==> job 7335: inputs <==
Design reciprocal_float, start of the top module:
module reciprocal_float(
    input clk, rst,
    input start,
    input [31:0] x,
    output [31:0] out,
    output done, zero_flag
);
export LEC_CHECK = 0
export CAP_MARGIN = 20
export CORE_ASPECT_RATIO = 0.5
export CORE_MARGIN = 6
export CORE_UTILIZATION = 40
export CTS_CLUSTER_DIAMETER = 22
export CTS_CLUSTER_SIZE = 12
export SLEW_MARGIN = 20
export TNS_END_PERCENT = 100
create_clock -name core_clock -period 11.0 [get_ports {clk}]
run.sh (not shown) runs the stock make flow with config.mk's settings and CLKGATE_MAP_FILE=.
==> job 7547 (differences from job 7335) <==
- ABC_AREA: not set -> 1
- CORE_ASPECT_RATIO: 0.5 -> not set
- CORE_MARGIN: 6 -> 2
- CORE_UTILIZATION: 40 -> 72
- CTS_CLUSTER_DIAMETER: 22 -> not set
- CTS_CLUSTER_SIZE: 12 -> not set
- TNS_END_PERCENT: 100 -> not set
==> flow/constraint.sdc (replaced) <==
create_clock -name core_clock -period 2.0 [get_ports {clk}]
set_input_delay 0.4000 -clock core_clock [delete_from_list [all_inputs] [get_ports {clk}]]
set_output_delay 0.4000 -clock core_clock [all_outputs]
set_load 0.01 [all_outputs]
==> job 2960 (differences from job 7335) <==
- ABC_AREA: not set -> 1
- CORE_ASPECT_RATIO: 0.5 -> not set
- CORE_MARGIN: 6 -> 2
- CORE_UTILIZATION: 40 -> 66
- CTS_CLUSTER_DIAMETER: 22 -> not set
- CTS_CLUSTER_SIZE: 12 -> not set
- PLACE_DENSITY: not set -> 0.37
- TNS_END_PERCENT: 100 -> not set
==> flow/constraint.sdc (replaced) <==
create_clock -name core_clock -period 3.82 [get_ports {clk}]
set_input_delay 0.7640 -clock core_clock [delete_from_list [all_inputs] [get_ports {clk}]]
set_output_delay 0.7640 -clock core_clock [all_outputs]
set_load 0.01 [all_outputs]
==> Table 3: Implementation characteristics <==
Table: implementation figures

Parameter                              Value

Status
  Result of the run .................. no timing/DRC/antenna violations

Layout
  Sequential share of cell area .................. 0.245
  Core utilization of the finished layout .................. 0.463
  Most area-hungry cell class in the final design .................. combinational gates

CTS
  CTS Buf Count .................. 9
  Reg clk slew, reported paths .................. 0.08 ns

Routing
  Met1 wire length .................. 12,100 um
  Via count .................. 8,071

Placed design
  Number of cells after detailed placement .................. 1,366

Critical path
  Cell with the largest stage delay on the worst path .................. sky130_fd_sc_hd__mux4_1
  Worst-path fanout max .................. 33
  Critical path depth .................. 18
  Stage delay of the slowest cell on the critical path .................. 0.67 ns
  Required time of the worst setup path .................. 11.25 ns

Pwr
  Power Density .................. 93.4 nW/um^2

Final timing
  Worst Tran Pin Value .................. 1.15 ns

Floorplanning
  Effective utilization at floorplan .................. 0.415
The numbers above come from job 7335.

==> Table 3: Implementation characteristics <==
Physical design parameters

Parameter                              Value

Yosys
  Post-Synthesis Mean Instance Area .................. 6.46 um^2
  Largest cells by area after synthesis .................. sky130_fd_sc_hd__dfrtp_1 (26%), sky130_fd_sc_hd__nand2_1 (18%), sky130_fd_sc_hd__ha_1 (8.4%), sky130_fd_sc_hd__nand3_1 (7.2%), sky130_fd_sc_hd__o21ai_0 (5.7%)
  Multiplexer share of the synthesized area .................. 0
  Post-Synth Simple-Gate Area .................. 0.350
  Sequential element share of the synthesized area .................. 0.266
  Post-Synth AOI/OAI Area .................. 0.144
  Netlist Area Pre-Place .................. 9420 um^2
  Post-synth top area share .................. 0.260
  Number of nets produced by synthesis .................. 1,558
  Post-synth EDFFs .................. 0
  Post-synthesis sequential element count .................. 100

Status
  Stop err .................. [ERROR DPL-0038] Utilization greater than 100%, impossible to legalize
  Halt Stage .................. 3_5_place_dp
  Result of the run .................. did not finish

Floorplanning
  Effective utilization at floorplan .................. 0.743

Placed design
  Number of buffers inserted by port buffering .................. 68
The numbers above come from job 7547.

==> Table 3: Implementation characteristics <==
Physical design parameters

Parameter                              Value

Status
  Stop err .................. [ERROR GRT-0232] Routing congestion too high. Check the congestion heatmap in the GUI.
  Result of the run .................. did not finish
  Halt Stage .................. 5_1_grt

CTS
  CTS Buf Count .................. 9
  Buffer type at the clock tree root .................. sky130_fd_sc_hd__clkbuf_16

Floorplanning
  Die extent in y .................. 123 um
  Effective utilization at floorplan .................. 0.676

Yosys
  Adder and majority gate portion of the synthesized area .................. 0.0880
  Synthesized instance count .................. 1,458

Placed design
  Number of cells after detailed placement .................. 1,857
The numbers above come from job 2960.



==> job 7701: inputs <==
Starting RTL as in the previous note.
export LEC_CHECK = 0
export CAP_MARGIN = 20
export CORE_MARGIN = 2
export CORE_UTILIZATION = 68
export CTS_CLUSTER_DIAMETER = 358
export CTS_CLUSTER_SIZE = 32
export SLEW_MARGIN = 20
create_clock -name core_clock -period 5.14 [get_ports {clk}]
==> inputs of job 6247, as changes to job 7701 <==
Settings changed: CORE_UTILIZATION 68 to 59, CTS_CLUSTER_DIAMETER 358 to not set, CTS_CLUSTER_SIZE 32 to not set, SETUP_SLACK_MARGIN set to 2.31.
==> flow/constraint.sdc (replaced) <==
create_clock -name core_clock -period 8.01 [get_ports {clk}]
set_input_delay 1.6020 -clock core_clock [delete_from_list [all_inputs] [get_ports {clk}]]
set_output_delay 1.6020 -clock core_clock [all_outputs]
set_load 0.01 [all_outputs]
==> results.sh <==
# physical design summary
export IMPL_ff2ff_setup_slack_ns=2.42
export IMPL_final_core_occ=0.685
export IMPL_status="no timing/DRC/antenna violations"
export IMPL_p_sw_uw=405
export IMPL_met3WireLength_um=1280
export IMPL_std_cell_rows=45
export IMPL_global_route_wire_length_before_repair_um=38600
export IMPL_core_um2=15200
export IMPL_total_routing_usage_gr=0.289
(the above is from job 6247)
==> results.sh <==
# physical design summary
export IMPL_global_route_wire_length_before_repair_um=45400
export IMPL_check_faults="negative setup slack"
export IMPL_core_um2=13200
export IMPL_final_critical_path_setup_slack_ns=-0.150
export IMPL_final_core_occ=0.857
export IMPL_total_routing_usage_gr=0.396
export IMPL_timing_final_setup_violations=3
export IMPL_p_sw_uw=688
export IMPL_std_cell_rows=42
export IMPL_status="complete, but fails checks"
(the above is from job 7701)
Power figures rest on the tool's default switching activity, not on a simulated workload.
